// QAM
module QAM(clk, rst, en, Din, IFout);
input clk, rst, en;
input Din;
output reg signed [17:0] IFout;
wire [1:0] spc_out;
wire [1:0] sm_i;
wire [1:0] sm_q;
wire [1:0] lf_i;
wire [1:0] lf_q;
wire [1:0] usi_i;
wire [1:0] usi_q;
wire signed [17:0] srrc_i;
wire signed [17:0] srrc_q;
wire en0;
wire en1;
wire en2;
wire en3;
reg sm_ctrl;
reg [3:0] usi_ctrl;
reg [1:0] mix_cnt;
reg sync_i0, sync_i1, sync_q0, sync_q1;
reg ce2;
always @(posedge clk or posedge rst) begin
	if (rst) begin
	    ce2 <= 1'd0;
	end
	else begin
		ce2 <= ~ce2;
	end
end
assign en0 = en & ce2;
always @(posedge clk or posedge rst) begin
	if (rst) begin
	    sync_i0 <= 1'd0;
	    sync_q0 <= 1'd0; 
	end
	else begin
		sync_i0 <= sm_i[1];
		sync_q0 <= sm_q[1];
	end
end
always @(posedge clk or posedge rst) begin
	if (rst) begin
	    sync_i1 <= 1'd0;
	    sync_q1 <= 1'd0;
	end
	else begin
		sync_i1 <= sync_i0;
		sync_q1 <= sync_q0;
	end
end
always @(posedge clk or posedge rst) begin
	if (rst) begin
	    sm_ctrl <= 1'd0;
	end
	else if (ce2) begin
		sm_ctrl <= ~sm_ctrl;
	end
end
assign en1 = (sm_ctrl & ce2) ? 1'd1 : 1'd0;
always @(posedge clk or posedge rst) begin
	if (rst) begin
	    usi_ctrl <= 1'd0;
	end
	else if(en) begin
		if(usi_ctrl == 4'd8) usi_ctrl <= usi_ctrl;
		else usi_ctrl <= usi_ctrl + 4'd1;
	end
end
assign en2 = (usi_ctrl == 4'd8) ? 1'd1 : 1'd0;
assign en3 = 1'd1;
assign lf_i = {sync_i1, 1'd1};
assign lf_q = {sync_q1, 1'd1};
SPC u_SPC(.clk(clk),
	      .rst(rst),
	      .en(en0),
	      .Din(Din),
	      .OUT(spc_out)
	      );
SM u_SM(.clk(clk),
	    .rst(rst),
	    .en(en1),
	    .Din(spc_out),
	    .I(sm_i),
	    .Q(sm_q)
	    );
USI u_USI_i(.clk(clk),
	        .rst(rst),
	        .en(en2),
	        .lf_in(lf_i),
	        .hf_out(usi_i)
	        );
USI u_USI_q(.clk(clk),
	        .rst(rst),
	        .en(en2),
	        .lf_in(lf_q),
	        .hf_out(usi_q)
	        );
SRRC u_SRRC_i(.clk(clk),
  ...
Size in the first run: ~6900 cells after synthesis, about 1200 flip-flops, about 22 I/O pins, roughly 72000 µm² of cells after synthesis.
Settings: LEC_CHECK=0, CAP_MARGIN=20, CORE_MARGIN=9, CORE_UTILIZATION=40, CTS_CLUSTER_DIAMETER=228, GPL_ROUTABILITY_DRIVEN=0, MAX_ROUTING_LAYER=met4, SLEW_MARGIN=20; clock period 7.66 ns.
run.sh (not shown) runs the stock make flow with config.mk's settings and CLKGATE_MAP_FILE=.
Rerun with:
- CORE_MARGIN: 9 -> 2
- CTS_CLUSTER_DIAMETER: 228 -> 170
- GPL_ROUTABILITY_DRIVEN: 0 -> default
- GPL_TIMING_DRIVEN: default -> 0
- MAX_ROUTING_LAYER: met4 -> default
- clock period: 7.66 -> 5.0 ns (I/O delays scaled with it)
Die size is lower by a few percent.
Wire length grows slightly.
Sequential share of layout area shrinks by 0.80 points.
Clock-buffer cell count goes down by 3.
Clock skew hardly moves.
Rerun with:
- CORE_UTILIZATION: 40 -> 72
- CTS_CLUSTER_DIAMETER: 170 -> default
- GPL_TIMING_DRIVEN: 0 -> default
- PLACE_DENSITY_LB_ADDON: default -> 0.24
- clock period: 5.0 -> 3.84 ns (I/O delays scaled with it)
- Now the flow finished with negative setup slack left
- cell count is lower by about 9%
- flip-flop count does not change
- utilization goes up by 37 points
- setup slack got worse by 350 ps
- non-clock buffer count rose by 228
- routed wire length climbs by about 12%
- cell area barely changes
Rerun with:
- ABC_AREA: default -> 1
- CTS_CLUSTER_DIAMETER: default -> 90
- CTS_CLUSTER_SIZE: default -> 94
- PLACE_DENSITY_LB_ADDON: 0.24 -> default
- clock period: 3.84 -> 2.35 ns (I/O delays scaled with it)
Outcome: The new run died in global routing with GRT-0116; die size came out higher by 2.5%; synthesized cell count came out higher by 17%; synthesized area came out higher by 2.5%.
Rerun with:
- ABC_AREA: 1 -> default
- CORE_UTILIZATION: 72 -> 66
- CTS_CLUSTER_DIAMETER: 90 -> default
- CTS_CLUSTER_SIZE: 94 -> default
- clock period: 2.35 -> 3.37 ns (I/O delays scaled with it)
After rerunning: The changed run reached the layout checks and failed them: negative setup slack; synthesized area fell by a few percent; die size rises by a few percent; synthesized cell count decreases by about a fifth.

---

Setup of run a:
Starting RTL as in the previous note.
clock: 4.39 ns
lec_check: 0
cap_margin: 20
core_aspect_ratio: 0.67
core_margin: 9
core_utilization: 50
cts_cluster_diameter: 228
gpl_routability_driven: 0
gpl_timing_driven: 0
hold_slack_margin: 0.14
max_routing_layer: met4
min_routing_layer: met2
place_density_lb_addon: 0.18
slew_margin: 15
The final report for run a shows a completed flow and a layout that fails verification, specifically negative setup slack.
Here is what was changed in the inputs of run b compared with run a.
- CORE_ASPECT_RATIO: 0.67 -> unset
- GPL_ROUTABILITY_DRIVEN: 0 -> unset
- CTS_CLUSTER_DIAMETER: 228 -> 90
- CORE_UTILIZATION: 50 -> 72
- HOLD_SLACK_MARGIN: 0.14 -> unset
- CORE_MARGIN: 9 -> 2
- MAX_ROUTING_LAYER: met4 -> unset
- MIN_ROUTING_LAYER: met2 -> unset
- GPL_TIMING_DRIVEN: 0 -> unset
- PLACE_DENSITY_LB_ADDON: 0.18 -> unset
- SLEW_MARGIN: 15 -> 20
- the clock period (ns, I/O delays scaled along): 4.39 -> 2.52
clock tree synthesis (4_1_cts): run b exited with error. Run b -> run a: post-synthesis cell count delta 0, exact match. Run b vs. run a: HPWL after detailed placement rose by about 24%, area inside the core boundary went down about 30%, number of placed instances with taps included higher, core utilization at floorplan now sits higher, overall die height dropped 2.5%. Sort run a and run b by standard-cell row count asc -> top: run a. Taking run a as the reference point, the post-detailed-placement cell area of run b rises by 16%. Overall chip area is higher on run a. Run b vs run a on number of buffers added on ports: run b is the higher one. Of run a and run b, run b shows the higher worst slack after detailed placement, with run a below it.

---

QAM again, from the RTL that the note above started with.
Settings: LEC_CHECK=0, CAP_MARGIN=20, CORE_MARGIN=9, CORE_UTILIZATION=51, CTS_CLUSTER_DIAMETER=228, GPL_ROUTABILITY_DRIVEN=1, GPL_TIMING_DRIVEN=0, HOLD_SLACK_MARGIN=0.14, MAX_ROUTING_LAYER=met4, MIN_ROUTING_LAYER=met2, PLACE_DENSITY_LB_ADDON=0.29, SLEW_MARGIN=20; clock period 7.66 ns.
Next try:
CORE_MARGIN = 2   (was 9)
CORE_UTILIZATION = 40   (was 51)
CTS_CLUSTER_DIAMETER = unset   (was 228)
GPL_ROUTABILITY_DRIVEN = unset   (was 1)
GPL_TIMING_DRIVEN = unset   (was 0)
HOLD_SLACK_MARGIN = unset   (was 0.14)
MAX_ROUTING_LAYER = unset   (was met4)
MIN_ROUTING_LAYER = unset   (was met2)
PLACE_DENSITY_LB_ADDON = unset   (was 0.29)
SETUP_SLACK_MARGIN = 1.19   (was unset)
clock period = 4.66 ns   (was 7.66 ns; I/O delays follow)
After rerunning: Flip-flop count is unchanged; count of clock-buffer cells in the layout climbs by 4; utilization drops by 6.9 points; global-route usage drops by 13 points.
Next try:
SETUP_SLACK_MARGIN = unset   (was 1.19)
clock period = 5.0 ns   (was 4.66 ns; I/O delays follow)
=> Sequential cell count does not change. Design area came out lower by 11%. Clock-buffer cell count goes down by 6. Wire length went down by 14%. Area after synthesis stays the same.

---

run A:
Starting RTL as in the previous note.
## QAM
module QAM(clk, rst, en, Din, IFout);
input clk, rst, en;
input Din;
output reg signed [17:0] IFout;
wire [1:0] spc_out;
wire [1:0] sm_i;
wire [1:0] sm_q;
wire [1:0] lf_i;
wire [1:0] lf_q;
wire [1:0] usi_i;
wire [1:0] usi_q;
wire signed [17:0] srrc_i;
wire signed [17:0] srrc_q;
wire en0;
wire en1;
wire en2;
wire en3;
reg sm_ctrl;
reg [3:0] usi_ctrl;
reg [1:0] mix_cnt;
reg sync_i0, sync_i1, sync_q0, sync_q1;
reg ce2;
always @(posedge clk or posedge rst) begin
	if (rst) begin
	    ce2 <= 1'd0;
	end
	else begin
		ce2 <= ~ce2;
	end
end
assign en0 = en & ce2;
always @(posedge clk or posedge rst) begin
	if (rst) begin
	    sync_i0 <= 1'd0;
	    sync_q0 <= 1'd0; 
	end
	else begin
		sync_i0 <= sm_i[1];
		sync_q0 <= sm_q[1];
	end
end
always @(posedge clk or posedge rst) begin
	if (rst) begin
	    sync_i1 <= 1'd0;
	    sync_q1 <= 1'd0;
	end
	else begin
		sync_i1 <= sync_i0;
		sync_q1 <= sync_q0;
	end
end
always @(posedge clk or posedge rst) begin
	if (rst) begin
	    sm_ctrl <= 1'd0;
	end
	else if (ce2) begin
		sm_ctrl <= ~sm_ctrl;
	end
end
assign en1 = (sm_ctrl & ce2) ? 1'd1 : 1'd0;
always @(posedge clk or posedge rst) begin
	if (rst) begin
	    usi_ctrl <= 1'd0;
	end
	else if(en) begin
		if(usi_ctrl == 4'd8) usi_ctrl <= usi_ctrl;
		else usi_ctrl <= usi_ctrl + 4'd1;
	end
end
assign en2 = (usi_ctrl == 4'd8) ? 1'd1 : 1'd0;
assign en3 = 1'd1;
assign lf_i = {sync_i1, 1'd1};
assign lf_q = {sync_q1, 1'd1};
SPC u_SPC(.clk(clk),
	      .rst(rst),
	      .en(en0),
	      .Din(Din),
	      .OUT(spc_out)
	      );
SM u_SM(.clk(clk),
	    .rst(rst),
	    .en(en1),
	    .Din(spc_out),
	    .I(sm_i),
	    .Q(sm_q)
	    );
USI u_USI_i(.clk(clk),
	        .rst(rst),
	        .en(en2),
	        .lf_in(lf_i),
	        .hf_out(usi_i)
	        );
USI u_USI_q(.clk(clk),
	        .rst(rst),
  ...
export LEC_CHECK = 0
export ABC_AREA = 1
export CAP_MARGIN = 5
export CELL_PAD_IN_SITES_DETAIL_PLACEMENT = 0
export CORE_ASPECT_RATIO = 0.83
export CORE_MARGIN = 2
export CORE_UTILIZATION = 72
export CTS_CLUSTER_SIZE = 15
export MIN_ROUTING_LAYER = met1
export PLACE_DENSITY = 0.35
export SETUP_SLACK_MARGIN = 0.25
export SLEW_MARGIN = 20
create_clock -name core_clock -period 0.998 [get_ports {clk}]
Run A did not run to completion, as it errored out during 4_1_cts.
### run A -> run B
--- a/flow/config.mk
+++ b/flow/config.mk
@@ -9,10 +9,10 @@
 export CAP_MARGIN = 5
 export CELL_PAD_IN_SITES_DETAIL_PLACEMENT = 0
-export CORE_ASPECT_RATIO = 0.83
+export CORE_ASPECT_RATIO = 0.89
 export CORE_MARGIN = 2
 export CORE_UTILIZATION = 72
-export CTS_CLUSTER_SIZE = 15
+export CTS_CLUSTER_SIZE = 31
 export MIN_ROUTING_LAYER = met1
-export PLACE_DENSITY = 0.35
-export SETUP_SLACK_MARGIN = 0.25
+export PLACE_DENSITY = 0.64
+export SETUP_SLACK_MARGIN = 0.11
 export SLEW_MARGIN = 20
==> flow/constraint.sdc <==
create_clock -name core_clock -period 3.73 [get_ports {clk}]
set_input_delay 0.7460 -clock core_clock [delete_from_list [all_inputs] [get_ports {clk}]]
set_output_delay 0.7460 -clock core_clock [all_outputs]
set_load 0.01 [all_outputs]
Notes after the runs:
Of run A and run B, just one finished clean: run B. Run A: DPL-0038 in 4_1_cts -> run aborted. Sort run A and run B by number of core rows asc -> top: run A. Comparing run A and run B, final HPWL from detailed placement is lower on run B. Going from run A to run B, net count entering floorplan held; die area did not really move.
Setup changes, run B to run C
==> flow/config.mk <==
export PLATFORM = sky130hd
export DESIGN_NAME = QAM
export DESIGN_NICKNAME = QAM
export VERILOG_FILES = /design/flow/design.v
export SDC_FILE = /design/flow/constraint.sdc
export NUM_CORES = 4
export LEC_CHECK = 0
export CAP_MARGIN = 5
export CELL_PAD_IN_SITES_DETAIL_PLACEMENT = 0
export CORE_ASPECT_RATIO = 0.89
export CORE_MARGIN = 2
export CORE_UTILIZATION = 65
export CTS_CLUSTER_DIAMETER = 338
export MIN_ROUTING_LAYER = met1
export SETUP_SLACK_MARGIN = -0.25
export SLEW_MARGIN = 20
==> flow/constraint.sdc <==
create_clock -name core_clock -period 2.59 [get_ports {clk}]
set_input_delay 0.5180 -clock core_clock [delete_from_list [all_inputs] [get_ports {clk}]]
set_output_delay 0.5180 -clock core_clock [all_outputs]
set_load 0.01 [all_outputs]
Findings:
Proportion of final cell area spent on non-clock buffers was higher in the run labelled run C. Against run B, run C comes in 2230 ps lower on register-to-register slack. Run B has completed all stages; timing, DRC and antenna checks passed. Nothing crashed in run C and all stages finished; the problem is that the final layout failed, the offending checks being negative hold slack, max-capacitance violations, max-slew violations, negative setup slack. Total die area (run B / run C): 0.926. Run C against run B: final RePlAce weighted congestion down 0.025; number of maximum-capacitance constraint violations grew by 2.
Here is what was changed in the inputs of run D compared with run C.
--- a/flow/config.mk
+++ b/flow/config.mk
@@ -10,7 +10,6 @@
 export CORE_ASPECT_RATIO = 0.89
 export CORE_MARGIN = 2
-export CORE_UTILIZATION = 65
-export CTS_CLUSTER_DIAMETER = 338
+export CORE_UTILIZATION = 72
 export MIN_ROUTING_LAYER = met1
-export SETUP_SLACK_MARGIN = -0.25
+export SETUP_SLACK_MARGIN = -0.3
 export SLEW_MARGIN = 20
==> flow/constraint.sdc <==
create_clock -name core_clock -period 2.94 [get_ports {clk}]
set_input_delay 0.5880 -clock core_clock [delete_from_list [all_inputs] [get_ports {clk}]]
set_output_delay 0.5880 -clock core_clock [all_outputs]
set_load 0.01 [all_outputs]
Notes after the runs:
No final results exist for run D, since it was stopped by error GRT-0232 during 5_1_grt.
Number of enable flip-flop cells: run C vs run D, no meaningful difference
Note that the die area recorded for run C amounts to 1.11 times the value seen in run D.
The run showing the smaller die width is run D.
Compared with run C, run D shows a lower number of rows created at floorplan.

---

== run 1 ==
Starting RTL as in the previous note.
Settings: LEC_CHECK=0, ABC_AREA=0, CAP_MARGIN=20, CORE_MARGIN=2, CORE_UTILIZATION=72, CTS_CLUSTER_SIZE=14, PLACE_DENSITY_LB_ADDON=0.24, SETUP_SLACK_MARGIN=1.02, SLEW_MARGIN=20; clock period 3.48 ns.
Run 1 terminated abnormally: global routing reported GRT-0232.
## Diff of input files: run 2 against run 1
- CTS_CLUSTER_SIZE: 14 -> unset
- SETUP_SLACK_MARGIN: 1.02 -> unset
- ABC_AREA: 0 -> unset
- PLACE_DENSITY_LB_ADDON: 0.24 -> unset
- CORE_UTILIZATION: 72 -> 40
- the clock period (ns, I/O delays scaled along): 3.48 -> 4.66
Findings:
Of run 1 and run 2, only run 1 never reached the final stage. Compared with run 1, run 2 shows cell area after placement that has gone down by a few percent. Run 2 vs run 1, chip height went up by 34%. Going from run 1 to run 2, number of gates resized after cts decreased 984; area of the die higher; global placer's final weighted congestion moved down.
[inputs] run 3 vs run 2
- CORE_UTILIZATION changed from 40 to 64
- TNS_END_PERCENT newly set to 5
- CTS_CLUSTER_DIAMETER newly set to 29
- the clock period (ns, I/O delays scaled along) changed from 4.66 to 2.97
--- outcome ---
Ran to the end and failed final checks on setup timing: run 3.
Against run 2, run 3 comes in 0.010 mm^2 higher on area after detailed placement.
Compared with run 2, run 3 shows a lower fraction of standard cell area that is sequential.
Run 3 ended up with a higher headroom to the max-slew limit than run 2 did.
When run 3 is set beside run 2, its placeable core area turns out to be 37% smaller.
Going from run 2 to run 3, layout clock buffer count grows by about 90%.
Against run 2, run 3 comes in 855 lower on count of inserted tapcells.
--- input diff run 3..run 4 ---
- putting MAX_ROUTING_LAYER at met4 where nothing was set
- clearing TNS_END_PERCENT, which used to be 5
- swapping 2.97 for 2.99 in the clock period (ns, I/O delays scaled along)
Notes after the runs:
Run 4: aborted in global routing (tool error). Run 4 vs run 3 — routability congestion estimate from global placement climbed by a few percent. Re total number of placement rows: no difference whatsoever between run 3 and run 4. When the final numbers for run 4 and run 3 were put side by side, the post-CTS setup buffer count turned out to be smaller in run 3. The lower total cell area at the placement stage of run 4 and run 3 is in run 4. In run 4 relative to run 3, placed instance count had gone down slightly. Run 4 -> run 3: register bit count reported by yosys flat. Of run 4 and run 3, the run reporting the higher minimum setup slack after placement was run 3. Reported for run 4 and run 3, effective utilization at floorplan turned out identical to the last digit. Going from run 3 to run 4, detailed placer's ending HPWL shrinks by 2700 um. The number of hold buffers added after CTS number comes out lower for run 4 vs run 3.
